run A:
Design alu_top, start of the top module:
module alu_top (
    input             clk,
    input      [15:0] a,
    input      [15:0] b,
    input      [2:0]  opcode,
    input      [1:0]  mode,
    output reg [31:0] result,
    output reg        eq
);
Size in the first run: about 4900 cells after synthesis, roughly 70 flip-flops, ~71 I/O pins, about 37000 sq um of cells after synthesis.
make LEC_CHECK=0 CAP_MARGIN=20 CELL_PAD_IN_SITES_DETAIL_PLACEMENT=2 CORE_MARGIN=2 CORE_UTILIZATION=16 CTS_CLUSTER_SIZE=60 GPL_ROUTABILITY_DRIVEN=0 GPL_TIMING_DRIVEN=0 HOLD_SLACK_MARGIN=0.23 MAX_ROUTING_LAYER=met4 SETUP_SLACK_MARGIN=5.0 SLEW_MARGIN=35 TNS_END_PERCENT=45 finish   # period 90.0 ns
run.sh (not shown) runs the stock make flow with config.mk's settings and CLKGATE_MAP_FILE=.
Run A | ERROR | global routing (5_1_grt)
## Diff of input files: run B against run A
- CORE_UTILIZATION now 31, was 16
- CELL_PAD_IN_SITES_GLOBAL_PLACEMENT now 2, previously not set
- HOLD_SLACK_MARGIN no longer set, was 0.23
- CTS_CLUSTER_SIZE now 42, was 60
- SLEW_MARGIN now 0, was 35
- ABC_AREA now 1, previously not set
- PLACE_DENSITY now 0.81, previously not set
- CORE_ASPECT_RATIO now 1.76, previously not set
- GPL_TIMING_DRIVEN no longer set, was 0
- TNS_END_PERCENT no longer set, was 45
- SETUP_SLACK_MARGIN no longer set, was 5.0
- CORE_MARGIN now 5, was 2
- MAX_ROUTING_LAYER no longer set, was met4
Results
The layout from run B, despite a flow that completed every stage, fails the layout checks, with the failing checks listed as capacitance limit, slew limit. The number of sinks handled by clock tree synthesis was comparable across run A and run B. Run B: area share of and/or/nand/nor cells after synthesis 8.7 points above run A.
Setup changes, run B to run C
- CORE_ASPECT_RATIO: 1.76 -> unset
- CORE_UTILIZATION: 31 -> 40
- PLACE_DENSITY: 0.81 -> unset
- TNS_END_PERCENT: unset -> 45
- GPL_ROUTABILITY_DRIVEN: 0 -> unset
- SLEW_MARGIN: 0 -> 20
- ABC_AREA: 1 -> unset
- CTS_CLUSTER_SIZE: 42 -> unset
- CORE_MARGIN: 5 -> 2
- CELL_PAD_IN_SITES_GLOBAL_PLACEMENT: 2 -> unset
## What came out
Run C: it failed with a tool error in global routing (5_1_grt), so there are no final results.
[compare] base=run B new=run C: area fraction in xor and xnor cells decreased 1.0 points; cell area after placement decreased about 1.7%; mux share of post-synthesis cell area increased 4.3 points; simple-gate area share of the yosys netlist decreased 8.7 points; post-synthesis average cell area increased 13%.
Compared with run B, in run C area after synthesis has decreased; total placed cells including tap cells has decreased.
Initial standard-cell utilization of the core is lower on run B


alu_top again, from the RTL that the note above started with.
make LEC_CHECK=0 ABC_AREA=0 CAP_MARGIN=15 CORE_MARGIN=2 CORE_UTILIZATION=72 CTS_CLUSTER_DIAMETER=339 CTS_CLUSTER_SIZE=32 MAX_ROUTING_LAYER=met4 SETUP_SLACK_MARGIN=0.66 SLEW_MARGIN=20 TNS_END_PERCENT=5 finish   # period 73.8 ns
The starting point aborted during 4_1_cts (DPL-0038).
Rerun with:
CTS_CLUSTER_DIAMETER = 351   (was 339)
CTS_CLUSTER_SIZE = 33   (was 32)
clock period = 72.0 ns   (was 73.8 ns; I/O delays follow)
After rerunning: The changed run ended with an error in 4_1_cts on DPL-0038. Area after synthesis is unchanged. Die area does not change. Synthesized cell count is unchanged.
Rerun with:
ABC_AREA = 1   (was 0)
CORE_UTILIZATION = 69   (was 72)
CTS_CLUSTER_DIAMETER = 339   (was 351)
CTS_CLUSTER_SIZE = not set   (was 33)
clock period = 73.8 ns   (was 72.0 ns; I/O delays follow)
The changed run completed and failed the layout checks on negative setup slack.
Synthesized cell count rises by 19%.
Synthesized area goes up by 5.7%.
Die size increases by 10%.
Rerun with:
ABC_AREA = 0   (was 1)
CORE_UTILIZATION = 72   (was 69)
CTS_CLUSTER_SIZE = 31   (was not set)
What happened:
- Now the flow failed in 4_1_cts on DPL-0038
- die area shrinks by 9.2%
- synthesized area decreases by 5.4%
- synthesized cell count falls by 16%
Rerun with:
ABC_AREA = not set   (was 0)
CAP_MARGIN = 20   (was 15)
CORE_UTILIZATION = 58   (was 72)
CTS_CLUSTER_DIAMETER = not set   (was 339)
CTS_CLUSTER_SIZE = not set   (was 31)
MAX_ROUTING_LAYER = not set   (was met4)
SETUP_SLACK_MARGIN = not set   (was 0.66)
TNS_END_PERCENT = not set   (was 5)
Effect: With this change the flow failed in 5_1_grt on GRT-0232. Synthesized cell count does not change. Die area grows by 24%. Synthesized area stays the same.
